### flow/design.v
module fifo # (
	parameter DATA_WIDTH = 32,
	parameter DEPTH = 16,
	parameter LOG2DEPTH = 4
) (
	input clk,
	input reset_n,
	input i_flush,
	input [DATA_WIDTH-1:0] i_data,
	input i_write_enable,
	output o_full,
	output [DATA_WIDTH-1:0] o_data,
	input i_read_enable,
	output o_empty,
	output o_almost_empty
);
	reg [DATA_WIDTH-1:0] ram [0:DEPTH-1];
	reg [LOG2DEPTH-1:0] r_read_addr, r_write_addr;
	reg [LOG2DEPTH:0] r_count;
	wire w_enqueue, w_dequeue;
	assign w_dequeue = i_read_enable & !o_empty;
	assign w_enqueue = i_write_enable & (!o_full | i_read_enable);
	always @(posedge clk or negedge reset_n) begin
		if (!reset_n) begin
			r_write_addr <= 0;
		end else begin
			if (i_flush) begin
				r_write_addr <= 0;
			end else if (w_enqueue) begin
				if (r_write_addr == DEPTH-1) begin
					r_write_addr <= 0;
				end else begin
					r_write_addr <= r_write_addr + 1;
				end
			end
		end
	end
	integer  i;
	always @(posedge clk or negedge reset_n) begin
		if (!reset_n) begin
			for (i = 0; i < DEPTH; i = i + 1) begin
				ram[i] <= 0;
			end
		end else if (w_enqueue) begin
			ram[r_write_addr] <= i_data;
		end
	end
	always @(posedge clk or negedge reset_n) begin
		if (!reset_n) begin
			r_read_addr <= 0;
		end else begin
			if (i_flush) begin
				r_read_addr <= 0;
			end else if (w_dequeue) begin
				if (r_read_addr == DEPTH-1) begin
					r_read_addr <= 0;
				end else begin
					r_read_addr <= r_read_addr + 1;
				end
			end
		end
	end
	always @(posedge clk or negedge reset_n) begin
		if (!reset_n) begin
			r_count <= 0;
		end else begin
			if (i_flush) begin
				r_count <= 0;
			end else begin
				if (!o_full & i_write_enable & !w_dequeue) begin
					r_count <= r_count + 1;
				end else if (w_dequeue & !i_write_enable) begin
					r_count <= r_count - 1;
				end
			end
		end
	end
	assign o_full = (r_count == DEPTH);
	assign o_empty = (r_count == 0);
	assign o_almost_empty = (r_count <= 1);
	assign o_data = ~o_empty ? ram[r_read_addr] : 0;
endmodule
module command_control #(
	parameter RESET_CYCLES = 100
) (
	input wire clk,
	input wire reset_n,
	output wire [(32 - 1):0] o_addr,
	output wire [(32 - 1):0] o_write_data,
	output wire o_write_valid,
	input wire i_write_ready,
	input wire [(32 - 1):0] i_read_data,
	output wire o_read_req,
	input wire i_read_valid,
	input wire [((1 + 4 + 4 + 16) - 1):0] usb_flit_data,
	output wire [(8 - 1):0] o_response,
	input wire usb_rd_n,
	input wire usb_wr_n,
	input wire usb_ce_n,
	output wire usb_isout,
	output wire o_sw_reset_n
);
	wire w_parity;
	wire [4-1:0] w_flit_type;
	wire [4-1:0] w_flit_data_len;
	wire [16-1:0] w_flit_payload;
	assign {w_parity, w_flit_type, w_flit_data_len, w_flit_payload} = usb_flit_data;
	wire w_parity_error;
	assign w_parity_error = ^usb_flit_data != 0;
	reg [(32 - 1):0] r_addr;
	localparam STATE_W = 11;
	localparam STATE_WAIT_B = 0;
	localparam STATE_WAIT = 1 << STATE_WAIT_B;				 
	localparam STATE_READ_ADDR_B = 1;
	localparam STATE_READ_ADDR = 1 << STATE_READ_ADDR_B;	 
	localparam STATE_WAIT_READ_B = 2;
	localparam STATE_WAIT_READ = 1 << STATE_WAIT_READ_B;	 
	localparam STATE_SEND_READY_B = 3;
	localparam STATE_SEND_READY = 1 << STATE_SEND_READY_B;	 
	localparam STATE_SEND_DATA_B = 4;
	localparam STATE_SEND_DATA = 1 << STATE_SEND_DATA_B;	 
	localparam STATE_WRITE_ADDR_B = 5;
	localparam STATE_WRITE_ADDR = 1 << STATE_WRITE_ADDR_B;	 
	localparam STATE_WRITE_UPPER_B = 6;
	localparam STATE_WRITE_UPPER = 1 << STATE_WRITE_UPPER_B; 
	localparam STATE_WRITE_LOWER_B = 7;
	localparam STATE_WRITE_LOWER = 1 << STATE_WRITE_LOWER_B; 
	localparam STATE_SYNC_WRITE_B = 8;
	localparam STATE_SYNC_WRITE = 1 << STATE_SYNC_WRITE_B;	 
	localparam STATE_RESET_B = 9;
	localparam STATE_RESET = 1 << STATE_RESET_B;			 
	localparam STATE_RESPOND_B = 10;
	localparam STATE_RESPOND = 1 << STATE_RESPOND_B;		 
	reg [STATE_W-1:0] r_state;
	reg [(8 - 1):0] r_response;
	reg [16-1:0] r_recv_data_count;
	wire w_read_enable;
	wire w_write_enable;
	reg r_usb_ce_n;
	always @(posedge clk or negedge reset_n) begin
		if (!reset_n) begin
			r_usb_ce_n <= 1'b1;
		end else begin
			r_usb_ce_n <= usb_ce_n;
		end
	end
	assign w_read_enable = r_usb_ce_n == 1'b1 && usb_ce_n == 1'b0 && usb_rd_n == 1'b0;
	assign w_write_enable = r_usb_ce_n == 1'b1 && usb_ce_n == 1'b0 && usb_wr_n == 1'b0;
	reg [4-1:0] r_write_data_len;
	reg [(32 - 1):0] r_write_data;
	reg [16:0] r_write_data_count;
	wire w_write_buf_dequeue;
	reg r_write_buf_enqueue;
	wire w_write_buf_flush;
	wire w_write_buf_empty;
	wire [(32 - 1):0] w_write_buf_data;
	fifo write_buffer (
		.clk(clk),
		.reset_n(reset_n),
		.i_flush(w_write_buf_flush),
		.i_data(r_write_data),
		.i_write_enable(r_write_buf_enqueue),
		.o_full(),
		.o_data(w_write_buf_data),
		.i_read_enable(w_write_buf_dequeue),
		.o_empty(w_write_buf_empty),
		.o_almost_empty()
	);
	assign w_write_buf_dequeue = o_write_valid && i_write_ready;
	assign w_write_buf_flush = r_state[STATE_WAIT_B] && !w_write_buf_empty;
	reg [4-1:0] r_read_data_len;
	reg [16:0] r_read_data_count;
	reg r_read_buf_dequeue;
	wire w_read_buf_enqueue;
	wire w_read_buf_empty;
	wire [(32 - 1):0] w_read_buf_data;
	wire w_read_buf_flush;
	reg r_read_valid;  
	fifo read_buffer (
		.clk(clk),
		.reset_n(reset_n),
		.i_data(i_read_data),
		.i_write_enable(w_read_buf_enqueue),
		.i_flush(w_read_buf_flush),
		.o_full(),
		.o_data(w_read_buf_data),
		.i_read_enable(r_read_buf_dequeue),
		.o_empty(w_read_buf_empty),
		.o_almost_empty()
	);
	always @(posedge clk or negedge reset_n) begin
		if (!reset_n) begin
			r_read_valid <= 0;
		end else begin
			r_read_valid <= i_read_valid;
		end
	end
	assign w_read_buf_enqueue = r_state[STATE_WAIT_READ_B] && i_read_valid && r_read_data_count <= r_read_data_len;
	assign o_read_req = r_state[STATE_WAIT_READ_B] & !r_read_valid;
	assign w_read_buf_flush = r_state[STATE_WAIT_B] && !w_read_buf_empty;
	wire w_state_reset;
	assign w_state_reset = usb_flit_data[(1 + 4 + 4 + 16)-1:8] == 17'h0FF_FF && w_read_enable;
	localparam RESET_COUNT_W = $clog2(RESET_CYCLES);
	reg [RESET_COUNT_W-1:0] r_reset_count;
	always @(posedge clk or negedge reset_n) begin
		if (!reset_n) begin
			r_state <= STATE_WAIT;
			r_recv_data_count <= 0;
			r_write_data <= 0;
			r_read_data_len <= 0;
			r_write_data_len <= 0;
			r_addr <= 0;
			r_write_buf_enqueue <= 0;
			r_response <= 8'hff;
			r_reset_count <= 0;
		end else begin
			r_write_buf_enqueue <= 0;
			if (w_state_reset) begin
				r_state <= STATE_WAIT;
			end else begin
				case (r_state)
					STATE_WAIT: begin
						if (w_write_enable) begin
							if (w_parity_error) begin
								r_response <= 8'h01;
								r_state <= STATE_RESPOND;
							end else begin
								case (w_flit_type)
									4'h0: begin
										r_state <= STATE_READ_ADDR;
										r_read_data_len <= w_flit_data_len;
										r_addr <= {w_flit_payload, 16'h0000};
									end
									4'h2: begin
										r_state <= STATE_WRITE_ADDR;
										r_write_data_len <= w_flit_data_len;
										r_recv_data_count <= 0;
										r_addr <= {w_flit_payload, 16'h0000};
									end
									4'h6: begin
										r_state <= STATE_RESET;
										r_reset_count <= 0;
									end
									default: begin
										r_response <= 8'h02;
										r_state <= STATE_RESPOND;
									end
								endcase
							end
						end
					end
					STATE_READ_ADDR: begin
						if (w_write_enable) begin
							if (w_parity_error) begin
								r_response <= 8'h01;
								r_state <= STATE_RESPOND;
							end else if (w_flit_type == 4'h1) begin
								r_addr[(16 - 1):0] <= w_flit_payload;
								r_state <= STATE_WAIT_READ;
							end else begin
								r_response <= 8'h01;
								r_state <= STATE_RESPOND;
							end
						end
					end
					STATE_WRITE_ADDR: begin
						if (w_write_enable) begin
							if (w_parity_error) begin
								r_response <= 8'h01;
								r_state <= STATE_RESPOND;
							end else if (w_flit_type == 4'h3) begin
								r_addr[(16 - 1):0] <= w_flit_payload;
								r_state <= STATE_WRITE_UPPER;
							end else begin
								r_response <= 8'h02;
								r_state <= STATE_RESPOND;
							end
						end
					end
					STATE_WRITE_UPPER: begin
						if (w_write_enable) begin
							if (w_parity_error) begin
								r_response <= 8'h01;
								r_state <= STATE_RESPOND;
							end else if (w_flit_type == 4'h4) begin
								r_state <= STATE_WRITE_LOWER;
								r_write_data <= {w_flit_payload, 16'h0000};
							end else begin
								r_response <= 8'h02;
								r_state <= STATE_RESPOND;
							end
						end
					end
					STATE_WRITE_LOWER: begin
						if (w_write_enable) begin
							if (w_parity_error) begin
								r_response <= 8'h01;
								r_state <= STATE_RESPOND;
							end else if (w_flit_type == 4'h5) begin
								r_write_data[(16 - 1):0] <= w_flit_payload;
								r_write_buf_enqueue <= 1;
								if (r_recv_data_count == r_write_data_len) begin
									r_state <= STATE_SYNC_WRITE;
								end else begin
									r_recv_data_count <= r_recv_data_count + 1;
									r_state <= STATE_WRITE_UPPER;
								end
							end else begin
								r_response <= 8'h02;
								r_state <= STATE_RESPOND;
							end
						end
					end
					STATE_SYNC_WRITE: begin
						if (w_write_buf_empty && !r_write_buf_enqueue) begin
							r_response <= 8'h00;
							r_state <= STATE_RESPOND;
						end
					end
					STATE_WAIT_READ: begin
						if (r_read_data_count == r_read_data_len + 1) begin
							r_state <= STATE_SEND_READY;
						end
					end
					STATE_SEND_READY: begin
						if (w_read_enable) begin
							r_state <= STATE_SEND_DATA;
						end
					end
					STATE_SEND_DATA: begin
						if (w_read_buf_empty) begin
							r_response <= 8'h00;
							r_state <= STATE_RESPOND;
						end
					end
					STATE_RESET: begin
						if (r_reset_count == RESET_CYCLES) begin
							r_state <= STATE_RESPOND;
							r_response <= 8'h00;
						end else begin
							r_reset_count <= r_reset_count + 1;
						end
					end
					STATE_RESPOND: begin
						if (w_read_enable) begin
							r_state <= STATE_WAIT;
						end
					end
				endcase
			end
		end
	end
	always @(posedge clk or negedge reset_n) begin
		if (!reset_n) begin
			r_read_data_count <= 0;
		end else begin
			if (r_state[STATE_READ_ADDR_B]) begin
				r_read_data_count <= 0;
			end else if (r_state[STATE_WAIT_READ_B] && r_read_data_count <= r_read_data_len) begin
				if (i_read_valid) begin
					r_read_data_count <= r_read_data_count + 1;
				end
			end
		end
	end
	always @(posedge clk or negedge reset_n) begin
		if (!reset_n) begin
			r_write_data_count <= 0;
		end else begin
			if (r_state[STATE_WRITE_ADDR_B]) begin
				r_write_data_count <= 0;
			end else if (w_write_buf_dequeue) begin
				r_write_data_count <= r_write_data_count + 1;
			end
		end
	end
	reg [1:0] r_byte_count;
	always @(posedge clk or negedge reset_n) begin
		if (!reset_n) begin
			r_byte_count <= 0;
			r_read_buf_dequeue <= 0;
		end else begin
			r_read_buf_dequeue <= 0;
			if (r_state[STATE_SEND_DATA_B]) begin
				if (w_read_enable) begin
					if (r_byte_count == 3) begin
						r_byte_count <= 0;
						r_read_buf_dequeue <= 1;
					end else begin
						r_byte_count <= r_byte_count + 1;
					end
				end
			end
		end
	end
	reg [(8 - 1):0] r_response_out;
	reg [1:0] r_isout_pipe;
	always @(posedge clk or negedge reset_n) begin
		if (!reset_n) begin
			r_response_out <= 8'hff;
			r_isout_pipe <= 0;
		end else begin
			r_isout_pipe <= {r_isout_pipe[0], (usb_ce_n == 1'b0 && usb_rd_n == 1'b0)};
			if (w_read_enable) begin
				case (r_state)
					STATE_SEND_READY: begin
						r_response_out <= 8'h03;
					end
					STATE_SEND_DATA: begin
						r_response_out <= w_read_buf_data[r_byte_count * 8 +: 8];
					end
					STATE_RESPOND: begin
						r_response_out <= r_response;
					end
					default: begin
						r_response_out <= 8'hff;
					end
				endcase
			end
		end
	end
	assign o_response = r_response_out;
	assign usb_isout = r_isout_pipe[1];
	assign o_addr = (r_state[STATE_WAIT_READ_B]) ? r_addr + (r_read_data_count * 4) :
					(o_write_valid) ? r_addr + (r_write_data_count * 4) : 0;
	assign o_write_data = w_write_buf_data;
	assign o_write_valid = (r_state[STATE_WRITE_UPPER_B] || r_state[STATE_WRITE_LOWER_B] ||
							r_state[STATE_SYNC_WRITE_B]) && !w_write_buf_empty;
	assign o_sw_reset_n = r_state[STATE_RESET_B] ? 1'b0 : 1'b1;
endmodule
`timescale 1 ns / 1 ps
	module usb_interface_v1_0_M00_AXI #
	(
		parameter  C_M_START_DATA_VALUE	= 32'h00000000,
		parameter  C_M_TARGET_SLAVE_BASE_ADDR	= 32'h00000000,
		parameter integer C_M_AXI_ADDR_WIDTH	= 32,
		parameter integer C_M_AXI_DATA_WIDTH	= 32,
		parameter integer C_M_TRANSACTIONS_NUM	= 4
	)
	(
		input wire [(32 - 1):0] i_addr,
		input wire [(32 - 1):0] i_write_data,
		input wire i_write_valid,
		output wire o_write_ready,
		output wire [(32 - 1):0] o_read_data,
		input wire i_read_req,
		output wire o_read_data_valid,
		input wire  M_AXI_ACLK,
		input wire  M_AXI_ARESETN,
		output wire [C_M_AXI_ADDR_WIDTH-1 : 0] M_AXI_AWADDR,
		output wire [2 : 0] M_AXI_AWPROT,
		output wire  M_AXI_AWVALID,
		input wire  M_AXI_AWREADY,
		output wire [C_M_AXI_DATA_WIDTH-1 : 0] M_AXI_WDATA,
		output wire [C_M_AXI_DATA_WIDTH/8-1 : 0] M_AXI_WSTRB,
		output wire  M_AXI_WVALID,
		input wire  M_AXI_WREADY,
		input wire [1 : 0] M_AXI_BRESP,
		input wire  M_AXI_BVALID,
		output wire  M_AXI_BREADY,
		output wire [C_M_AXI_ADDR_WIDTH-1 : 0] M_AXI_ARADDR,
		output wire [2 : 0] M_AXI_ARPROT,
		output wire  M_AXI_ARVALID,
		input wire  M_AXI_ARREADY,
		input wire [C_M_AXI_DATA_WIDTH-1 : 0] M_AXI_RDATA,
		input wire [1 : 0] M_AXI_RRESP,
		input wire  M_AXI_RVALID,
		output wire  M_AXI_RREADY
	);
	reg r_axi_awvalid, r_axi_wvalid, r_axi_bready;
	reg r_axi_arvalid, r_axi_rready;
	reg [C_M_AXI_ADDR_WIDTH-1 : 0] 	r_axi_awaddr;
	reg [C_M_AXI_DATA_WIDTH-1 : 0] 	r_axi_wdata;
	reg [C_M_AXI_ADDR_WIDTH-1 : 0] 	r_axi_araddr;
	reg [C_M_AXI_DATA_WIDTH-1 : 0] r_read_data;
	reg r_rvalid;
	reg r_read_req, r_read_req_delayed;
	reg r_write_valid, r_write_valid_delayed;
	reg r_axi_awready, r_axi_wready;
	wire w_raise_read_req;
	wire w_raise_write_valid;
	assign w_raise_read_req = r_read_req && ~r_read_req_delayed;
	assign w_raise_write_valid = r_write_valid && ~r_write_valid_delayed;
	assign M_AXI_AWADDR	= C_M_TARGET_SLAVE_BASE_ADDR + r_axi_awaddr;
	assign M_AXI_WDATA	= r_axi_wdata;
	assign M_AXI_AWPROT	= 3'b000;
	assign M_AXI_AWVALID	= r_axi_awvalid;
	assign M_AXI_WVALID	= r_axi_wvalid;
	assign M_AXI_WSTRB	= 4'b1111;
	assign M_AXI_BREADY	= r_axi_bready;
	assign M_AXI_ARADDR	= C_M_TARGET_SLAVE_BASE_ADDR + r_axi_araddr;
	assign M_AXI_ARVALID	= r_axi_arvalid;
	assign M_AXI_ARPROT	= 3'b001;
	assign M_AXI_RREADY = i_read_req;
	assign o_write_ready = r_axi_awready && r_axi_wready;
	assign o_read_data_valid = r_rvalid;
	assign o_read_data = r_read_data;
	always @(posedge M_AXI_ACLK) begin
		if (M_AXI_ARESETN == 0) begin
			r_read_req <= 0;
			r_read_req_delayed <= 0;
			r_write_valid <= 0;
			r_write_valid_delayed <= 0;
		end else begin
			r_read_req <= i_read_req;
			r_read_req_delayed <= r_read_req;
			r_write_valid <= i_write_valid;
			r_write_valid_delayed <= r_write_valid;
		end
	end
	always @(posedge M_AXI_ACLK) begin
		if (M_AXI_ARESETN == 0) begin
			r_axi_awvalid <= 1'b0;
		end else begin
			if (w_raise_write_valid) begin
				r_axi_awvalid <= 1'b1;
			end else if (M_AXI_AWREADY && r_axi_awvalid) begin
				r_axi_awvalid <= 1'b0;
			end
		end
	end
	always @(posedge M_AXI_ACLK) begin
		if (M_AXI_ARESETN == 0) begin
			r_axi_wvalid <= 1'b0;
		end else if (w_raise_write_valid) begin
			r_axi_wvalid <= 1'b1;
 		end else if (M_AXI_WREADY && r_axi_wvalid) begin
			r_axi_wvalid <= 1'b0;
		end
	end
	always @(posedge M_AXI_ACLK) begin
		if (M_AXI_ARESETN == 0) begin
			r_axi_awready <= 1'b0;
			r_axi_wready <= 1'b0;
		end else begin
			if (r_axi_awready && r_axi_wready) begin
				r_axi_awready <= 1'b0;
				r_axi_wready <= 1'b0;
			end else begin
				if (M_AXI_AWREADY) begin
					r_axi_awready <= 1'b1;
				end
				if (M_AXI_WREADY) begin
					r_axi_wready <= 1'b1;
				end
			end
		end
	end
	always @(posedge M_AXI_ACLK) begin
		if (M_AXI_ARESETN == 0) begin
			r_axi_bready <= 1'b0;
		end else if (M_AXI_BVALID && ~r_axi_bready) begin
			r_axi_bready <= 1'b1;
		end else if (r_axi_bready) begin
			r_axi_bready <= 1'b0;
		end
	end
	always @(posedge M_AXI_ACLK) begin
		if (M_AXI_ARESETN == 0) begin
			r_axi_arvalid <= 1'b0;
		end else if (w_raise_read_req) begin
			r_axi_arvalid <= 1'b1;
		end	else if (M_AXI_ARREADY && r_axi_arvalid) begin
				r_axi_arvalid <= 1'b0;
		end
	end
	always @(posedge M_AXI_ACLK) begin
		if (M_AXI_ARESETN == 0) begin
			r_read_data <= 0;
			r_rvalid <= 0;
		end else begin
			r_rvalid <= M_AXI_RVALID;
			if (M_AXI_RVALID) begin
				r_read_data <= M_AXI_RDATA;
			end
		end
	end
	always @(posedge M_AXI_ACLK) begin
		if (M_AXI_ARESETN == 0) begin
			r_axi_awaddr <= 0;
		end else if (w_raise_write_valid) begin
			r_axi_awaddr <= i_addr;
		end
	end
	always @(posedge M_AXI_ACLK) begin
		if (M_AXI_ARESETN == 0) begin
			r_axi_wdata <= C_M_START_DATA_VALUE;
		end else if (w_raise_write_valid) begin
			r_axi_wdata <= i_write_data;
		end
	end
	always @(posedge M_AXI_ACLK) begin
		if (M_AXI_ARESETN == 0) begin
			r_axi_araddr <= 0;
		end else if (w_raise_read_req) begin
			r_axi_araddr <= i_addr;
		end
	end
endmodule
`timescale 1 ns / 1 ps
module usb_interface_v1_0 #
(
	parameter RESET_CYCLES = 100,
	parameter  C_M00_AXI_START_DATA_VALUE	= 32'h00000000,
	parameter  C_M00_AXI_TARGET_SLAVE_BASE_ADDR	= 32'h00000000,
	parameter integer C_M00_AXI_ADDR_WIDTH	= 32,
	parameter integer C_M00_AXI_DATA_WIDTH	= 32,
	parameter integer C_M00_AXI_TRANSACTIONS_NUM	= 4
) (
	input wire [(8 - 1):0] usb_data_in,
	output wire [(8 - 1):0] usb_data_out,
	output wire usb_data_oe,
	input wire [(1 + 4 + 4 + 16)-8-1:0] usb_addr,
	input wire usb_rd_n,
	input wire usb_wr_n,
	input wire usb_ce_n,
	output wire sw_reset_n,
	input wire  m00_axi_aclk,
	input wire  m00_axi_aresetn,
	output wire [C_M00_AXI_ADDR_WIDTH-1 : 0] m00_axi_awaddr,
	output wire [2 : 0] m00_axi_awprot,
	output wire  m00_axi_awvalid,
	input wire  m00_axi_awready,
	output wire [C_M00_AXI_DATA_WIDTH-1 : 0] m00_axi_wdata,
	output wire [C_M00_AXI_DATA_WIDTH/8-1 : 0] m00_axi_wstrb,
	output wire  m00_axi_wvalid,
	input wire  m00_axi_wready,
	input wire [1 : 0] m00_axi_bresp,
	input wire  m00_axi_bvalid,
	output wire  m00_axi_bready,
	output wire [C_M00_AXI_ADDR_WIDTH-1 : 0] m00_axi_araddr,
	output wire [2 : 0] m00_axi_arprot,
	output wire  m00_axi_arvalid,
	input wire  m00_axi_arready,
	input wire [C_M00_AXI_DATA_WIDTH-1 : 0] m00_axi_rdata,
	input wire [1 : 0] m00_axi_rresp,
	input wire  m00_axi_rvalid,
	output wire  m00_axi_rready
);
	wire [(32 - 1):0] w_addr_from_usb;
	wire [(32 - 1):0] w_usb_write_data;
	wire w_usb_write_valid;
	wire w_usb_write_ready;
	wire [(32 - 1):0] w_usb_read_data;
	wire w_usb_read_req;
	wire w_usb_read_valid;
	wire w_is_output;
	wire [(8 - 1):0] w_usb_in_data;
	wire [(8 - 1):0] w_usb_out_data;
	usb_interface_v1_0_M00_AXI # (
		.C_M_START_DATA_VALUE(C_M00_AXI_START_DATA_VALUE),
		.C_M_TARGET_SLAVE_BASE_ADDR(C_M00_AXI_TARGET_SLAVE_BASE_ADDR),
		.C_M_AXI_ADDR_WIDTH(C_M00_AXI_ADDR_WIDTH),
		.C_M_AXI_DATA_WIDTH(C_M00_AXI_DATA_WIDTH),
		.C_M_TRANSACTIONS_NUM(C_M00_AXI_TRANSACTIONS_NUM)
	) usb_interface_v1_0_M00_AXI_inst (
		.i_addr(w_addr_from_usb),
		.i_write_data(w_usb_write_data),
		.i_write_valid(w_usb_write_valid),
		.o_write_ready(w_usb_write_ready),
		.o_read_data(w_usb_read_data),
		.i_read_req(w_usb_read_req),
		.o_read_data_valid(w_usb_read_valid),
		.M_AXI_ACLK(m00_axi_aclk),
		.M_AXI_ARESETN(m00_axi_aresetn),
		.M_AXI_AWADDR(m00_axi_awaddr),
		.M_AXI_AWPROT(m00_axi_awprot),
		.M_AXI_AWVALID(m00_axi_awvalid),
		.M_AXI_AWREADY(m00_axi_awready),
		.M_AXI_WDATA(m00_axi_wdata),
		.M_AXI_WSTRB(m00_axi_wstrb),
		.M_AXI_WVALID(m00_axi_wvalid),
		.M_AXI_WREADY(m00_axi_wready),
		.M_AXI_BRESP(m00_axi_bresp),
		.M_AXI_BVALID(m00_axi_bvalid),
		.M_AXI_BREADY(m00_axi_bready),
		.M_AXI_ARADDR(m00_axi_araddr),
		.M_AXI_ARPROT(m00_axi_arprot),
		.M_AXI_ARVALID(m00_axi_arvalid),
		.M_AXI_ARREADY(m00_axi_arready),
		.M_AXI_RDATA(m00_axi_rdata),
		.M_AXI_RRESP(m00_axi_rresp),
		.M_AXI_RVALID(m00_axi_rvalid),
		.M_AXI_RREADY(m00_axi_rready)
	);
	assign w_usb_in_data = usb_data_in;
	assign usb_data_out = w_usb_out_data;
	assign usb_data_oe = w_is_output;
	command_control #(
		.RESET_CYCLES(RESET_CYCLES)
	) command_control_inst (
		.clk(m00_axi_aclk),
		.reset_n(m00_axi_aresetn),
		.o_addr(w_addr_from_usb),
		.o_write_data(w_usb_write_data),
		.o_write_valid(w_usb_write_valid),
		.i_write_ready(w_usb_write_ready),
		.i_read_data(w_usb_read_data),
		.o_read_req(w_usb_read_req),
		.i_read_valid(w_usb_read_valid),
		.o_sw_reset_n(sw_reset_n),
		.o_response(w_usb_out_data),
		.usb_rd_n(usb_rd_n),
		.usb_wr_n(usb_wr_n),
		.usb_ce_n(usb_ce_n),
		.usb_flit_data({usb_addr, w_usb_in_data}),
		.usb_isout(w_is_output)
	);
endmodule
### flow/run.sh
#!/bin/bash
# the make line also repeats each setting of config.mk as NAME=value (left out here)
make -C /OpenROAD-flow-scripts/flow DESIGN_CONFIG=/design/flow/config.mk WORK_HOME=/design/flow/orfs CLKGATE_MAP_FILE= finish
### flow/config.mk
export PLATFORM = sky130hd
export DESIGN_NAME = usb_interface_v1_0
export DESIGN_NICKNAME = usb_interface_v1_0
export VERILOG_FILES = /design/flow/design.v
export SDC_FILE = /design/flow/constraint.sdc
export NUM_CORES = 4
export LEC_CHECK = 0
export CAP_MARGIN = 20
export CORE_MARGIN = 2
export CORE_UTILIZATION = 70
export CTS_CLUSTER_DIAMETER = 39
export PLACE_DENSITY = 0.6
export SETUP_SLACK_MARGIN = 0.93
export SLEW_MARGIN = 20
### flow/constraint.sdc
create_clock -name core_clock -period 3.64 [get_ports {m00_axi_aclk}]
set_input_delay 0.7280 -clock core_clock [delete_from_list [all_inputs] [get_ports {m00_axi_aclk}]]
set_output_delay 0.7280 -clock core_clock [all_outputs]
set_load 0.01 [all_outputs]
==> out/summary.txt, run 1 <==
status - stopped before the end
last stage reached - 5_1_grt
Main logic family - multiplexers
Post-synth seq share - 0.535
fp_density - 0.709
yosys adder share - 0.0177
Mapped Avg Cell Area - 12.0 um^2
DP Worst Slack - -0.488 ns
I/O Buffers - 177
number of enable flip-flop cells - 0
# rows - 108
Placed Cells incl. Taps - 6282
top cells by count - dfrtp_1, mux2_2, clkbuf_1
chip width - 301 um
Die Size - 0.0906 mm^2
YS chip area - 0.0617 mm^2
yosys aoi share - 0.116
H-Tree Depth - 4
core footprint - 0.0870 mm^2
clock root buffer master - clkbuf_16
post-synth cell types - 92
CTS Sinks - 1348
Top area cell types - dfrtp_1, mux2_2, dfxtp_1, a22oi_1, clkbuf_1
synthesized instance count - 5125
YS warnings - 4
Yosys top cell by instances - dfrtp_1
simple share - 0.0792
die y size - 301 um
Placer Congestion - 0.921
main flop type - dfrtp_1
ys cells - 5125
ys async rst share - 0.897
Top cell area share - 0.485
mux frac, synth - 0.206
Ports - 192
DP HPWL - 115000 um
Post-Syn Area - 0.0617 mm^2
cts bufs inserted - 163
CTS Buffer Depth - 3
Synth Area in XOR/XNOR - 0.0130
Yosys top cell by area - dfrtp_1
Post-synth regs - 1348
## metrics by stage
step,setup TNS [ns],area (um^2)
after floorplan,0,62600
after global placement,-24.15,66400
after detailed placement,-26.00,66400
after CTS,0,75200
## timing repair
item | CTS
hold endpoints to repair | 60
resized | 326
cloned | 35
hold buffers | 1
setup buffers | 98
pin swaps | 103
endpoints found under the setup margin | 1189
==> run 2: changes to the inputs <==
- ABC_AREA: default -> 1
- CAP_MARGIN: 20 -> 35
- CORE_ASPECT_RATIO: default -> 0.69
- CORE_UTILIZATION: 70 -> 72
- CTS_CLUSTER_DIAMETER: 39 -> 151
- CTS_CLUSTER_SIZE: default -> 10
- HOLD_SLACK_MARGIN: default -> 0.27
- PLACE_DENSITY: 0.6 -> default
- PLACE_DENSITY_LB_ADDON: default -> 0.2
- SETUP_SLACK_MARGIN: 0.93 -> 0.83
- clock period: 3.64 -> 2.81 ns (I/O delays scaled with it)
==> run 2 against run 1 <==
- the run again fails in 5_1_grt
- synthesized cell count increased by 49%
- area after synthesis increased by 1.3%
- die size decreased by 1.5%
==> out/summary.txt, run 2 <==
status - stopped before the end
last stage reached - 5_1_grt
Stop Error - [ERROR GRT-0232] Routing congestion too high. Check the congestion heatmap in the GUI.
gr ovfl total - 153
yosys aoi share - 0.145
chip width - 359 um
core footprint - 0.0857 mm^2
top cells by count - nand2_1, dfrtp_1, o21ai_0
mux frac, synth - 0.000640
Post-synth regs - 1348
Yosys top cell by instances - nand2_1
post-synth cell types - 64
CTS Buffer Depth - 3
number of enable flip-flop cells - 0
Post-Syn Area - 0.0625 mm^2
clock root buffer master - clkbuf_16
synthesized instance count - 7655
DP HPWL - 129000 um
YS warnings - 4
fp_density - 0.729
YS chip area - 0.0625 mm^2
main flop type - dfrtp_1
Area after DPL - 0.0677 mm^2
Ports - 192
simple share - 0.239
Post-synth seq share - 0.529
Die Size - 0.0893 mm^2
Main logic family - simple AND/OR/NAND/NOR gates
Top area cell types - dfrtp_1, nand2_1, o21ai_0, dfxtp_1, inv_1
# rows - 89
Placer Congestion - 0.962
Top cell area share - 0.479
H-Tree Depth - 4
cts bufs inserted - 152
ys async rst share - 0.897
CTS Sinks - 1348
ys cells - 7655
Yosys top cell by area - dfrtp_1
die y size - 249 um
I/O Buffers - 177
Mapped Avg Cell Area - 8.17 um^2
Tot GR Track Use - 0.835
yosys adder share - 0.0175
Synth Area in XOR/XNOR - 0.00812
run 2: metal layers:
metal,overflow,GRT usage
met5,5,0.650
met4,48,0.723
met3,20,0.787
met2,52,0.921
met1,28,0.856
run 2: metrics by stage:
step	hold WS, ns	std cells	setup WS [ns]
after global placement	0.350	8797	-0.216
after CTS	0.280	9199	0.295
after detailed placement	0.342	8799	-0.374
after floorplan	0.266	7663	0.482
run 2: what timing repair did:
| action | 4_1_cts |
|---|---|
| pin swaps | 116 |
| setup endpoints to repair | 1381 |
| gates resized | 497 |
| hold buffers | 2 |
| endpoints found under the hold margin | 424 |
| buffers inserted | 113 |
| cloned | 30 |
==> run 3: changes to the inputs <==
- ABC_AREA: 1 -> default
- CAP_MARGIN: 35 -> 20
- CORE_ASPECT_RATIO: 0.69 -> default
- CTS_CLUSTER_SIZE: 10 -> default
- HOLD_SLACK_MARGIN: 0.27 -> default
- PLACE_DENSITY: default -> 0.6
- PLACE_DENSITY_LB_ADDON: 0.2 -> default
- SETUP_SLACK_MARGIN: 0.83 -> default
- clock period: 2.81 -> 3.37 ns (I/O delays scaled with it)
==> run 3 against run 2 <==
- the run now finishes clean
- area after synthesis is 1.3% lower
- synthesized cell count decreased by 33%
- die size fell by 1.3%
==> out/summary.txt, run 3 <==
status - no timing/DRC/antenna violations
CTS Sinks - 1348
Synth Area in XOR/XNOR - 0.0130
Worst Path Buf+Inv - 4
# rows - 107
Rel. slew slack - 0.177
yosys adder share - 0.0177
crit path cell chain - inv_1 -> ha_1 -> and3b_1 -> buf_4 -> a22o_1 -> a221oi_1 -> nand4_1 -> o21ai_0 -> o311ai_0 -> buf_4 -> a31oi_1 -> buf_4 -> nor2_1
number of enable flip-flop cells - 0
DP HPWL - 116000 um
Top cell area share - 0.485
critical-path maximum fanout - 6
initial antenna violation count - 1
Yosys top cell by area - dfrtp_1
CTS Buffer Depth - 3
simple share - 0.0792
ys async rst share - 0.897
CP delay by family, top - AND-OR/OR-AND gates
slowest stage cell, crit path - dfrtp_1
Critical Path RT - 4.05 ns
Post-synth regs - 1348
fp_density - 0.726
CP dominant cell by count - buf_4
critical path endpoint - command_control_inst.r_response_out[6]
max incr delay on CP - 0.45 ns
Tool Warnings - 62
# DRC - 0
antenna cell count - 0
ys cells - 5125
Fin. Hold Viols - 0
cts bufs inserted - 138
RR Startpoint - command_control_inst.read_buffer.r_read_addr[0]
power per cell area - 546 mW/mm^2
Tot GR Track Use - 0.421
hold depth - 0
largest net degree at the start of global routing - 156
Finished Cell Area - 0.0711 mm^2
Area after DPL - 0.0663 mm^2
Yosys top cell by instances - dfrtp_1
wire per inst - 28.4 um
clock root buffer master - clkbuf_16
leakage - 33.5 nW
combinational share of power - 0.117
Mapped Avg Cell Area - 12.0 um^2
Max Slew Vio Count - 0
Reg2Reg Depth - 13
post-synth cell types - 92
clk latency late pin - 0.76 ns
top power group - registers
core footprint - 0.0850 mm^2
Clk network pwr share - 0.405
H-Tree Depth - 4
die y size - 297 um
gr ovfl total - 0
Post-synth seq share - 0.535
peak supply drop - 0.000513 V
DRT Wirelength - 187000 um
Main logic family - multiplexers
Hold Crit Start - usb_interface_v1_0_M00_AXI_inst.r_rvalid
YS warnings - 4
Die Size - 0.0881 mm^2
RR Endpoint - command_control_inst.r_response_out[6]
flop-to-flop setup slack - 0.09 ns
crit path kind - register to register
I/O Buffers - 177
clock slew at reported path FFs - 0.06 ns
Max Cap Violations - 0
yosys aoi share - 0.116
number of global-route vias before repair - 46.6k
hold endpoint - command_control_inst.r_read_valid
chip width - 297 um
sw power - 0.00981 W
initial drt markers - 4806
NumNets Final - 5471
sw frac - 0.253
main flop type - dfrtp_1
skew final - 0.0215 ns
RSZ-0062 raised after global routing - yes
Placer Congestion - 0.922
first-pass GRT wire length - 283000 um
top cells by count - dfrtp_1, mux2_2, clkbuf_1
Pint - 0.0290 W
Max Clk Rate - 305 MHz
Critical Path Source - command_control_inst.read_buffer.r_read_addr[0]
Ports - 192
Crit. path cell count - 13
mux frac, synth - 0.206
Seq pwr share - 0.478
synthesized instance count - 5125
YS chip area - 0.0617 mm^2
final setup fails - 0
crit path launch type - register
Top area cell types - dfrtp_1, mux2_2, dfxtp_1, a22oi_1, clkbuf_1
Combinational Power - 0.00454 W
Area Growth Syn to Fin - 15.2%
via count - 46.0k
Hold Path Class - register to register
Power Sequential - 0.0186 W
Vias per Instance - 7.00
worst-margin pin slew - 1.23 ns
Period minus WS final - 3.28 ns
Final ANT Viol Nets - 0
Worst Path Arrival - 3.96 ns
period utilization - 0.974
Post-Syn Area - 0.0617 mm^2
CP Capture Type - register
CTS tree - done
1st-pass router iterations - 8
Final Util - 0.837
Clock group - 0.0157 W
==> run 3: routing by layer <==
layer / wire (um) / up-vias / GRT usage
li1: - / 19310 / -
met1: 69300 / 23386 / 0.541
met2: 88600 / 2503 / 0.675
met3: 16100 / 770 / 0.0695
met4: 12600 / 0 / 0.258
met5: 0 / - / 0
==> run 3: final cells by class <==
class	count	area, um^2
inverter	73	277
sequential	1348	33100
clock buffer	205	4070
timing repair buffer	474	4780
multi-input combinational	3280	26900
fill	4619	13900
clock inverter	47	612
tap	1144	1430
==> run 3: what timing repair did <==
action	CTS	global route
hold endpoints to repair	49	0
endpoints found under the setup margin	2	23
gates resized	1	6
pin swaps	1	2
buffers inserted	0	2
hold buffers	1	0
gates cloned	0	1
==> run 3: through the flow <==
| stage | power (W) | setup TNS [ns] | cells | hold WS [ns] | setup slack (ns) |
|---|---|---|---|---|---|
| after global routing | 0.0400 | -0.0557 | 6571 | 0.401 | -0.0557 |
| after CTS | 0.0388 | -0.0183 | 6566 | 0.392 | -0.0183 |
| after detailed placement | 0.0232 | -39.15 | 6313 | 0.392 | -0.601 |
| final | 0.0388 | 0 | 6571 | 0.397 | 0.0878 |
| after global placement | 0.0229 | -30.57 | 6312 | 0.396 | -0.560 |
| after floorplan | 0.0214 | 0 | 5133 | 0.331 | 0.0504 |
==> run 4: changes to the inputs <==
- CAP_MARGIN: 20 -> 40
- CORE_ASPECT_RATIO: default -> 0.76
- CORE_UTILIZATION: 72 -> 32
- CTS_CLUSTER_DIAMETER: 151 -> default
- MIN_ROUTING_LAYER: default -> met2
- PLACE_DENSITY: 0.6 -> 0.41
- SETUP_SLACK_MARGIN: default -> 1.29
- SLEW_MARGIN: 20 -> 15
- TNS_END_PERCENT: default -> 15
- clock period: 3.37 -> 7.23 ns (I/O delays scaled with it)
==> run 4 against run 3 <==
- still clean
- sequential share of layout area shrank 0.95 points
- global-route usage shrank 7.9 points
- register-to-register slack gained 2.8 ns
- sequential power shrank 53%
- first-iteration DRC count grew 58%
- core utilization shrank 46 points
- sequential cell count is the same
- setup slack gained 2.6 ns
- die size grew 120%
- clock power shrank 47%
- hold slack lost 0.034 ns
- largest power group unchanged
==> out/summary.txt, run 4 <==
CP Capture Type - primary output
Power Sequential - 0.00866 W
combinational share of power - 0.109
logic area - 0.0270 mm^2
clock root buffer master - clkbuf_16
DP Worst Slack - 1.99 ns
first-pass GRT wire length - 330000 um
period utilization - 0.628
hold endpoint - command_control_inst.r_isout_pipe[1]
crit path cell chain - buf_4 -> inv_1 -> buf_4 -> nor2_1 -> clkdlybuf4s50_1
clock slew at reported path FFs - 0.07 ns
critical path endpoint - m00_axi_rready
top power group - registers
Hold Path Class - register to register
largest net degree at the start of global routing - 161
initial drt markers - 7602
Post-Syn Area - 0.0617 mm^2
CTS tree - done
YS chip area - 0.0617 mm^2
worst-margin pin slew - 0.997 ns
sw power - 0.00523 W
slowest stage cell, crit path - clkdlybuf4s50_1
initial antenna violation count - 0
chip width - 508 um
1st-pass router iterations - 10
yosys adder share - 0.0177
RR Startpoint - command_control_inst.read_buffer.r_read_addr[0]
Top cell area share - 0.485
synthesized instance count - 5125
setup_tns - 0 ns
I/O Buffers - 177
Yosys top cell by instances - dfrtp_1
Max Clk Rate - 220 MHz
flop-to-flop setup slack - 2.92 ns
via count - 59.3k
Finished Cell Area - 0.0726 mm^2
register area - 0.0331 mm^2
Post-synth regs - 1348
Placer Congestion - 0.855
post-synth cell types - 92
clk latency late pin - 0.84 ns
mux frac, synth - 0.206
Area Growth Syn to Fin - 17.7%
DRT Wirelength - 230000 um
DP HPWL - 131000 um
Post-synth seq share - 0.535
top cells by count - dfrtp_1, mux2_2, clkbuf_1
skew final - 0.0557 ns
Seq pwr share - 0.455
crit path launch type - register
Placed Cells incl. Taps - 7572
cts hold-fix bufs - 0
sw frac - 0.275
Critical Path RT - 5.78 ns
Clk network pwr share - 0.436
Main logic family - multiplexers
RR Endpoint - command_control_inst.r_response_out[2]
Max Cap Violations - 0
Vias per Instance - 7.52
CTS Buffer Depth - 3
critical-path maximum fanout - 56
final worst slack - 2.69 ns
# DRC - 0
Tool Warnings - 62
max incr delay on CP - 0.60 ns
YS warnings - 4
number of global-route vias before repair - 66.9k
hold depth - 0
fp_density - 0.322
ys cells - 5125
Design Power - 0.0191 W
final setup fails - 0
number of enable flip-flop cells - 0
Yosys top cell by area - dfrtp_1
NumNets Final - 5353
wire per inst - 29.2 um
Die Size - 0.196 mm^2
Tot GR Track Use - 0.342
Period minus WS final - 4.54 ns
Ports - 192
yosys aoi share - 0.116
power per cell area - 262 mW/mm^2
post-CTS sizing - 0
main flop type - dfrtp_1
Fin. Hold Viols - 0
gr ovfl total - 0
cts bufs inserted - 151
Hold Crit Start - command_control_inst.r_isout_pipe[0]
Final ANT Viol Nets - 0
ys async rst share - 0.897
Top area cell types - dfrtp_1, mux2_2, dfxtp_1, a22oi_1, clkbuf_1
Mapped Avg Cell Area - 12.0 um^2
CP dominant cell by count - buf_4
# rows - 140
peak supply drop - 0.000231 V
core footprint - 0.192 mm^2
H-Tree Depth - 4
RSZ-0062 raised after global routing - no
Pint - 0.0138 W
fillers - 18.5k
Crit. path cell count - 5
CP delay by family, top - buffers and inverters
simple share - 0.0792
Worst Path Buf+Inv - 4
Critical Path Source - command_control_inst.r_state[2]
Combinational Power - 0.00208 W
Worst Path Arrival - 3.09 ns
status - no timing/DRC/antenna violations
number of post-CTS setup repair buffers - 0
Reg2Reg Depth - 12
crit path kind - register to primary output
leakage - 33.2 nW
Max Slew Vio Count - 0
Synth Area in XOR/XNOR - 0.0130
die y size - 387 um
fin cells - 7887
Area after DPL - 0.0669 mm^2
CTS Sinks - 1348
Rel. slew slack - 0.335
Clock group - 0.00832 W
## run 4: cell type report
type                            instances  area share
Multi-Input combinational cell       3279       0.372
Antenna cell                            9    0.000310
Clock buffer                          229      0.0621
Tap cell                             2556      0.0440
Timing Repair Buffer                  344      0.0536
Inverter                               73     0.00381
Sequential cell                      1348       0.455
Clock inverter                         49     0.00940
## run 4: through the flow
stage	utilization	hold WS (ns)
3_3_place_gp	0.345	0.333
6_report	0.379	0.363
3_5_place_dp	0.349	0.345
2_1_floorplan	-	0.331
5_1_grt	0.379	0.385
4_1_cts	0.376	0.353
## run 4: layer usage
metal,vias to the layer above,GRT usage,wire (um),part of all wire
met5,-,0.137,2600,0.011
met4,87,0.0479,11900,0.052
met3,1290,0.518,108000,0.47
met2,18579,0.365,107000,0.47
met1,20476,-,0,0
li1,18882,-,-,-
==> run 5: changes to the inputs <==
- ABC_AREA: default -> 1
- CAP_MARGIN: 40 -> 35
- CORE_ASPECT_RATIO: 0.76 -> 1.26
- CORE_UTILIZATION: 32 -> 72
- CTS_CLUSTER_DIAMETER: default -> 151
- CTS_CLUSTER_SIZE: default -> 10
- HOLD_SLACK_MARGIN: default -> 0.29
- MIN_ROUTING_LAYER: met2 -> default
- PLACE_DENSITY: 0.41 -> default
- PLACE_DENSITY_LB_ADDON: default -> 0.2
- SETUP_SLACK_MARGIN: 1.29 -> 0.83
- SLEW_MARGIN: 15 -> 20
- TNS_END_PERCENT: 15 -> default
- clock period: 7.23 -> 2.81 ns (I/O delays scaled with it)
==> run 5 against run 4 <==
- the flow now stops in 5_1_grt
- area after synthesis grew 1.3%
- die size shrank 55%
- synthesized cell count grew 49%
==> out/summary.txt, run 5 <==
status - stopped before the end
last stage reached - 5_1_grt
Stop Error - [ERROR GRT-0232] Routing congestion too high. Check the congestion heatmap in the GUI.
Ports - 192
Yosys top cell by instances - nand2_1
ys cells - 7655
top cells by count - nand2_1, dfrtp_1, o21ai_0
Placer Congestion - 0.959
Area after DPL - 0.0675 mm^2
Main logic family - simple AND/OR/NAND/NOR gates
yosys aoi share - 0.145
DP HPWL - 128000 um
YS warnings - 4
Die Size - 0.0892 mm^2
simple share - 0.239
synthesized instance count - 7655
gr ovfl total - 223
yosys adder share - 0.0175
I/O Buffers - 177
Yosys top cell by area - dfrtp_1
mux frac, synth - 0.000640
YS chip area - 0.0625 mm^2
fp_density - 0.725
Top area cell types - dfrtp_1, nand2_1, o21ai_0, dfxtp_1, inv_1
post-synth cell types - 64
ys async rst share - 0.897
Synth Area in XOR/XNOR - 0.00812
cts bufs inserted - 152
core footprint - 0.0863 mm^2
clock root buffer master - clkbuf_16
Post-synth seq share - 0.529
H-Tree Depth - 4
chip width - 267 um
Tot GR Track Use - 0.734
CTS Buffer Depth - 3
CTS Sinks - 1348
Mapped Avg Cell Area - 8.17 um^2
main flop type - dfrtp_1
Post-Syn Area - 0.0625 mm^2
# rows - 121
number of enable flip-flop cells - 0
die y size - 335 um
Top cell area share - 0.479
Post-synth regs - 1348
## run 5: metrics by stage
step | hold WS (ns) | setup slack, ns | utilization | cells | TNS (ns)
CTS | 0.303 | 0.356 | 0.879 | 9222 | 0
detailed placement | 0.338 | -0.370 | 0.782 | 8764 | -29.58
global placement | 0.351 | -0.298 | 0.782 | 8761 | -22.97
floorplan | 0.266 | 0.482 | - | 7663 | 0
## run 5: layer usage
metal / GRT overflow / track usage
met1: 2 / 0.732
met2: 128 / 0.911
met4: 88 / 0.719
met5: 0 / 0.324
met3: 5 / 0.567
## run 5: timing repair
item,in CTS
endpoints found under the setup margin,1374
pin swaps,151
buffers inserted,147
gates resized,453
gates cloned,36
hold endpoints to repair,616
hold buffers,1
==> run 6: changes to the inputs <==
- ABC_AREA: 1 -> default
- CAP_MARGIN: 35 -> 40
- CORE_ASPECT_RATIO: 1.26 -> default
- CTS_CLUSTER_DIAMETER: 151 -> default
- CTS_CLUSTER_SIZE: 10 -> 68
- HOLD_SLACK_MARGIN: 0.29 -> default
- PLACE_DENSITY_LB_ADDON: 0.2 -> default
- SETUP_SLACK_MARGIN: 0.83 -> default
- clock period: 2.81 -> 3.18 ns (I/O delays scaled with it)
==> run 6 against run 5 <==
- area after synthesis shrank 1.3%
- die size shrank 1.3%
- now fails the layout checks on negative setup slack
- synthesized cell count shrank 33%
==> out/summary.txt, run 6 <==
post-synth cell types - 92
DP HPWL - 118000 um
H-Tree Depth - 4
Post-synth seq share - 0.535
CP delay by family, top - AND-OR/OR-AND gates
cts bufs inserted - 138
main flop type - dfrtp_1
Pint - 0.0309 W
Max Cap Violations - 0
die y size - 297 um
violated checks - negative setup slack
Ports - 192
fin cells - 6626
via count - 47.1k
CTS tree - done
Placed Cells incl. Taps - 6341
final setup fails - 95
period utilization - 1.02
Max Slew Vio Count - 0
initial drt markers - 5344
Hold Crit Start - command_control_inst.r_isout_pipe[0]
Critical Path Source - command_control_inst.r_read_data_count[1]
leakage - 33.9 nW
Placer Congestion - 0.944
top power group - registers
clock slew at reported path FFs - 0.07 ns
crit path cell chain - ha_1 -> nor2b_1 -> o21a_1 -> o21a_1 -> o21a_2 -> buf_6 -> a311oi_4 -> buf_4 -> clkbuf_16 -> and3_4 -> buf_16 -> mux2_2
NumNets Final - 5522
Tot GR Track Use - 0.433
yosys adder share - 0.0177
Top area cell types - dfrtp_1, mux2_2, dfxtp_1, a22oi_1, clkbuf_1
sw frac - 0.261
register area - 0.0331 mm^2
sw power - 0.0109 W
Main logic family - multiplexers
Max Clk Rate - 309 MHz
Clock group - 0.0167 W
synthesized instance count - 5125
RSZ-0062 raised after global routing - yes
Rel. slew slack - 0.374
status - finished with violations
critical path endpoint - command_control_inst.read_buffer.ram[5][21]
Clk network pwr share - 0.400
yosys aoi share - 0.116
setup_tns - -2.28 ns
Post-synth regs - 1348
Crit. path cell count - 12
CP dominant cell by count - o21a_1
number of enable flip-flop cells - 0
final worst slack - -0.0605 ns
max incr delay on CP - 0.39 ns
core footprint - 0.0850 mm^2
1st-pass router iterations - 6
first-pass GRT wire length - 292000 um
CTS Buffer Depth - 3
# DRC - 0
Combinational Power - 0.00537 W
number of global-route vias before repair - 48.0k
I/O Buffers - 177
YS warnings - 4
Yosys top cell by area - dfrtp_1
Fin. Hold Viols - 0
Die Size - 0.0881 mm^2
hold endpoint - command_control_inst.r_isout_pipe[1]
Worst Path Arrival - 3.89 ns
RR Endpoint - command_control_inst.read_buffer.ram[5][21]
Yosys top cell by instances - dfrtp_1
Period minus WS final - 3.24 ns
peak supply drop - 0.000687 V
fillers - 4320
Tool Warnings - 73
Hold Path Class - register to register
CP Capture Type - register
Synth Area in XOR/XNOR - 0.0130
initial antenna violation count - 1
flop-to-flop setup slack - -0.06 ns
clock root buffer master - clkbuf_16
Reg2Reg Depth - 12
Top cell area share - 0.485
logic area - 0.0274 mm^2
hold depth - 0
skew final - 0.0337 ns
combinational share of power - 0.128
Area Growth Syn to Fin - 17.1%
# rows - 107
RR Startpoint - command_control_inst.r_read_data_count[1]
slowest stage cell, crit path - mux2_2
simple share - 0.0792
Post-Syn Area - 0.0617 mm^2
chip width - 297 um
YS chip area - 0.0617 mm^2
ys cells - 5125
Seq pwr share - 0.472
worst-margin pin slew - 0.940 ns
Power Sequential - 0.0198 W
top cells by count - dfrtp_1, mux2_2, clkbuf_1
ys async rst share - 0.897
crit path launch type - register
wire per inst - 29.5 um
critical-path maximum fanout - 32
Final ANT Viol Nets - 0
gr ovfl total - 0
crit path kind - register to register
clk latency late pin - 0.79 ns
DRT Wirelength - 196000 um
Critical Path RT - 3.83 ns
fp_density - 0.726
mux frac, synth - 0.206
CTS Sinks - 1348
power per cell area - 579 mW/mm^2
largest net degree at the start of global routing - 157
Worst Path Buf+Inv - 4
Vias per Instance - 7.11
Mapped Avg Cell Area - 12.0 um^2
## run 6: stage by stage
| step | cell area, um^2 | total power (W) | hold WS (ns) | utilization | worst slack, ns |
|---|---|---|---|---|---|
| 4_1_cts | 71600 | 0.0413 | 0.360 | 0.842 | -0.00789 |
| 6_report | 72300 | 0.0419 | 0.354 | 0.851 | -0.0605 |
| 5_1_grt | 72300 | 0.0431 | 0.366 | 0.851 | -0.139 |
| 3_3_place_gp | 66700 | 0.0244 | 0.335 | 0.784 | -0.704 |
| 3_5_place_dp | 66700 | 0.0247 | 0.338 | 0.785 | -0.733 |
| 2_1_floorplan | 61800 | 0.0227 | 0.331 | - | -0.0735 |
## run 6: timing repair
| item | 4_1_cts | 5_1_grt |
|---|---|---|
| setup buffers | 6 | 15 |
| hold endpoints to repair | 42 | 0 |
| cloned | 1 | 4 |
| hold buffers | 1 | 0 |
| pin swaps | 7 | 14 |
| setup endpoints to repair | 2 | 130 |
| resized | 9 | 112 |
## run 6: final cells by class
cell class,instances,share of cell area
repair buffers,526,0.0753
diodes,1,0.0000346
well taps,1144,0.0198
clock inverters,48,0.00919
inverters,73,0.00382
multi-input cells,3279,0.379
flip-flops and latches,1348,0.457
clock buffers,207,0.0562
## run 6: per-layer routing
metal,track usage,up-vias,routed length [um],part of all wire
met2,0.687,2977,91300,0.47
met4,0.284,0,15100,0.077
met1,0.547,23759,70900,0.36
li1,-,19416,-,-
met3,0.0841,958,18400,0.094
met5,0,-,0,0
==> run 7: changes to the inputs <==
- CAP_MARGIN: 40 -> 30
- CELL_PAD_IN_SITES_GLOBAL_PLACEMENT: default -> 1
- CORE_ASPECT_RATIO: default -> 1.17
- CORE_UTILIZATION: 72 -> 41
- CTS_CLUSTER_SIZE: 68 -> 46
- GPL_ROUTABILITY_DRIVEN: default -> 1
- PLACE_DENSITY_LB_ADDON: default -> 0.23
- SLEW_MARGIN: 20 -> 10
- TNS_END_PERCENT: default -> 10
- clock period: 3.18 -> 7.02 ns (I/O delays scaled with it)
==> run 7 against run 6 <==
- the run now finishes clean
- power shrank 55%
- final cell count grew 9.1%
- area after synthesis is the same
- global-route usage shrank 18 points
- via count shrank 8.1%
- largest cell class unchanged
- largest power group unchanged
==> out/summary.txt, run 7 <==
clk latency late pin - 0.82 ns
I/O Buffers - 177
mux frac, synth - 0.206
Tool Warnings - 56
RR Startpoint - command_control_inst.write_buffer.r_count[1]
critical path endpoint - command_control_inst.r_addr[19]
sw frac - 0.258
flop-to-flop setup slack - 2.42 ns
Power Sequential - 0.00890 W
crit path kind - primary input to register
peak supply drop - 0.000260 V
CP dominant cell by count - xnor2_1
combinational share of power - 0.106
leakage - 32.5 nW
DRT Wirelength - 198000 um
crit path launch type - primary input
chip width - 363 um
Worst Path Arrival - 5.30 ns
via count - 43.3k
yosys adder share - 0.0177
Yosys top cell by instances - dfrtp_1
wire per inst - 27.4 um
clock slew at reported path FFs - 0.06 ns
power per cell area - 265 mW/mm^2
# rows - 154
max incr delay on CP - 0.77 ns
Mapped Avg Cell Area - 12.0 um^2
skew final - 0.0755 ns
# DRC - 0
Post-Syn Area - 0.0617 mm^2
NumNets Final - 5318
Placed Cells incl. Taps - 6959
core footprint - 0.150 mm^2
ys cells - 5125
fin cells - 7231
antenna cell count - 0
Synth Area in XOR/XNOR - 0.0130
Max Clk Rate - 217 MHz
sw power - 0.00482 W
slowest stage cell, crit path - clkdlybuf4s50_1
final setup fails - 0
register area - 0.0331 mm^2
DP Worst Slack - 1.60 ns
logic area - 0.0269 mm^2
Seq pwr share - 0.477
number of global-route vias before repair - 43.3k
simple share - 0.0792
post-synth cell types - 92
Post-synth seq share - 0.535
first-pass GRT wire length - 294000 um
worst hold slack - 0.375 ns
die y size - 424 um
gr ovfl total - 0
critical-path maximum fanout - 16
RR Endpoint - command_control_inst.write_buffer.ram[11][20]
setup_tns - 0 ns
CTS Sinks - 1348
Crit. path cell count - 11
post-CTS sizing - 0
hold endpoint - command_control_inst.r_isout_pipe[1]
Rel. slew slack - 0.329
top cells by count - dfrtp_1, mux2_2, clkbuf_1
initial antenna violation count - 1
Period minus WS final - 4.61 ns
hold depth - 0
Worst Path Buf+Inv - 3
H-Tree Depth - 4
Critical Path Source - usb_addr[3]
Combinational Power - 0.00198 W
YS warnings - 4
Max Slew Vio Count - 0
ys async rst share - 0.897
cts hold-fix bufs - 0
DP HPWL - 116000 um
CP delay by family, top - XOR/XNOR gates
Hold Crit Start - command_control_inst.r_isout_pipe[0]
Vias per Instance - 5.99
1st-pass router iterations - 8
Critical Path RT - 7.71 ns
Tot GR Track Use - 0.255
CTS Buffer Depth - 3
YS chip area - 0.0617 mm^2
Fin. Hold Viols - 0
worst-margin pin slew - 1.01 ns
largest net degree at the start of global routing - 158
period utilization - 0.656
fp_density - 0.411
Reg2Reg Depth - 9
CTS tree - done
Hold Path Class - register to register
final worst slack - 2.41 ns
Ports - 192
Main logic family - multiplexers
cts bufs inserted - 148
top power group - registers
Max Cap Violations - 0
Final Util - 0.470
Top cell area share - 0.485
Top area cell types - dfrtp_1, mux2_2, dfxtp_1, a22oi_1, clkbuf_1
synthesized instance count - 5125
CP Capture Type - register
Placer Congestion - 0.824
Yosys top cell by area - dfrtp_1
main flop type - dfrtp_1
clock root buffer master - clkbuf_16
Clock group - 0.00777 W
number of enable flip-flop cells - 0
Clk network pwr share - 0.417
RSZ-0062 raised after global routing - no
number of post-CTS setup repair buffers - 0
yosys aoi share - 0.116
Area Growth Syn to Fin - 14.2%
fillers - 13.7k
initial drt markers - 3623
Die Size - 0.154 mm^2
Final ANT Viol Nets - 0
status - no timing/DRC/antenna violations
Post-synth regs - 1348
Pint - 0.0138 W
crit path cell chain - clkdlybuf4s50_1 -> ha_1 -> xnor2_1 -> xnor2_1 -> xnor3_1 -> xor2_1 -> nor3b_2 -> buf_6 -> and4_1 -> buf_4 -> o31ai_1
run 7: layout make-up:
type                            count  share of cell area
Sequential cell                  1348               0.469
Clock buffer                      232              0.0614
Timing Repair Buffer              312              0.0423
Multi-Input combinational cell   3279               0.382
Tap cell                         1950              0.0346
Clock inverter                     37             0.00715
Inverter                           73             0.00392
run 7: through the flow:
stage	power, W	instance area [um^2]
floorplan	0.0103	61800
global placement	0.0109	65500
detailed placement	0.0110	65600
CTS	0.0188	70400
global route	0.0194	70500
finish	0.0186	70500
run 7: metal layers:
| metal | global-route usage | vias up | routed length [um] |
|---|---|---|---|
| met2 | 0.428 | 1197 | 96300 |
| met4 | 0.0893 | 0 | 6560 |
| met5 | 0 | - | 0 |
| li1 | - | 18977 | - |
| met1 | 0.339 | 22791 | 85800 |
| met3 | 0.0339 | 345 | 9150 |
==> run 8: changes to the inputs <==
- CAP_MARGIN: 30 -> 40
- CELL_PAD_IN_SITES_GLOBAL_PLACEMENT: 1 -> default
- CORE_ASPECT_RATIO: 1.17 -> 1.38
- CORE_MARGIN: 2 -> 7
- CORE_UTILIZATION: 41 -> 67
- CTS_CLUSTER_SIZE: 46 -> default
- GPL_ROUTABILITY_DRIVEN: 1 -> 0
- MAX_ROUTING_LAYER: default -> met5
- MIN_ROUTING_LAYER: default -> met1
- PLACE_DENSITY_LB_ADDON: 0.23 -> 0.28
- SETUP_SLACK_MARGIN: default -> -0.09
- SLEW_MARGIN: 10 -> 20
- TNS_END_PERCENT: 10 -> 95
- clock period: 7.02 -> 4.45 ns (I/O delays scaled with it)
==> run 8 against run 7 <==
- still clean
- count of clock-buffer cells in the layout shrank 32
- combinational power rose by 64%
- non-clock buffer count increased by 58
- core utilization is 29 points higher
- design area is 1.2% lower
- register-to-register slack worse by 2.0 ns
- hold slack got worse by 0.22 ns
- routed wire length fell by 7.0%
- synthesized cell count unchanged
- sequential cell count did not move
- critical endpoint is now command_control_inst.r_response_out[7]
==> out/summary.txt, run 8 <==
status - no timing/DRC/antenna violations
core footprint - 0.0911 mm^2
register area - 0.0331 mm^2
critical path endpoint - command_control_inst.r_response_out[7]
period utilization - 0.907
Pint - 0.0213 W
Hold Path Class - primary input to asynchronous set/reset pin
power per cell area - 410 mW/mm^2
CP Capture Type - register
number of global-route vias before repair - 46.9k
critical-path maximum fanout - 11
via count - 45.5k
crit path launch type - register
worst hold slack - 0.157 ns
simple share - 0.0792
Post-synth regs - 1348
Vias per Instance - 7.00
initial drt markers - 5011
clock slew at reported path FFs - 0.07 ns
CP delay by family, top - AND-OR/OR-AND gates
Combinational Power - 0.00324 W
Tot GR Track Use - 0.360
first-pass GRT wire length - 282000 um
Max Clk Rate - 248 MHz
Top cell area share - 0.485
die y size - 371 um
RR Startpoint - command_control_inst.read_buffer.r_read_addr[0]
number of enable flip-flop cells - 0
Seq pwr share - 0.493
skew final - 0.0290 ns
Max Slew Vio Count - 0
top power group - registers
Period minus WS final - 4.04 ns
Power Sequential - 0.0141 W
CTS Sinks - 1348
RR Endpoint - command_control_inst.r_response_out[7]
Crit. path cell count - 10
Tool Warnings - 77
Area Growth Syn to Fin - 12.8%
Post-synth seq share - 0.535
mux frac, synth - 0.206
Reg2Reg Depth - 10
top cells by count - dfrtp_1, mux2_2, clkbuf_1
Worst Path Buf+Inv - 1
YS warnings - 4
ys cells - 5125
Ports - 192
Rel. slew slack - 0.201
Worst Path Arrival - 4.73 ns
Die Size - 0.101 mm^2
Mapped Avg Cell Area - 12.0 um^2
max incr delay on CP - 0.84 ns
clk latency late pin - 0.78 ns
synthesized instance count - 5125
Critical Path RT - 5.15 ns
fillers - 5593
slowest stage cell, crit path - o311ai_0
gr ovfl total - 0
cts bufs inserted - 130
clock root buffer master - clkbuf_16
crit path cell chain - inv_1 -> ha_1 -> and3_1 -> a22o_1 -> a221oi_1 -> o21ai_0 -> o311ai_0 -> o211ai_1 -> a31oi_1 -> nor2_1
setup_tns - 0 ns
DP HPWL - 113000 um
H-Tree Depth - 4
sw power - 0.00725 W
wire per inst - 28.3 um
Top area cell types - dfrtp_1, mux2_2, dfxtp_1, a22oi_1, clkbuf_1
peak supply drop - 0.000363 V
# DRC - 0
Clk network pwr share - 0.394
Post-Syn Area - 0.0617 mm^2
cts hold-fix bufs - 0
Fin. Hold Viols - 0
initial antenna violation count - 2
sw frac - 0.254
# rows - 130
flop-to-flop setup slack - 0.41 ns
fp_density - 0.678
YS chip area - 0.0617 mm^2
Critical Path Source - command_control_inst.read_buffer.r_read_addr[0]
Synth Area in XOR/XNOR - 0.0130
main flop type - dfrtp_1
leakage - 32.6 nW
combinational share of power - 0.114
I/O Buffers - 177
crit path kind - register to register
Main logic family - multiplexers
Clock group - 0.0112 W
post-CTS sizing - 0
Yosys top cell by instances - dfrtp_1
RSZ-0062 raised after global routing - no
ys async rst share - 0.897
yosys aoi share - 0.116
Final ANT Viol Nets - 0
Yosys top cell by area - dfrtp_1
NumNets Final - 5358
logic area - 0.0269 mm^2
final setup fails - 0
DRT Wirelength - 184000 um
number of post-CTS setup repair buffers - 0
1st-pass router iterations - 6
yosys adder share - 0.0177
post-synth cell types - 92
CTS tree - done
worst-margin pin slew - 1.20 ns
largest net degree at the start of global routing - 191
CTS Buffer Depth - 3
Max Cap Violations - 0
chip width - 272 um
run 8: stage by stage:
stage	power (W)	instances	instance area [um^2]	utilization	setup slack, ns
after global routing	0.0295	6497	69600	0.764	0.391
after floorplan	0.0162	5133	61800	-	0.819
final	0.0285	6499	69600	0.764	0.414
after CTS	0.0286	6495	69600	0.764	0.633
after global placement	0.0172	6248	65100	0.715	0.160
after detailed placement	0.0175	6256	65300	0.717	0.0808
run 8: per-layer routing:
layer	track usage	share of wire	vias up
met5	0	0.000065	-
met4	0.225	0.073	2
met3	0.0770	0.091	848
met2	0.583	0.47	2555
met1	0.442	0.36	23052
li1	-	-	19066
run 8: layout make-up:
class                           count  area share
Inverter                           73     0.00397
Antenna cell                        2   0.0000719
Tap cell                         1188      0.0214
Clock inverter                     39     0.00631
Timing Repair Buffer              370      0.0519
Multi-Input combinational cell   3279       0.386
Sequential cell                  1348       0.475
Clock buffer                      200      0.0555
No activity file was given, so power comes from the tool's default toggle rates.
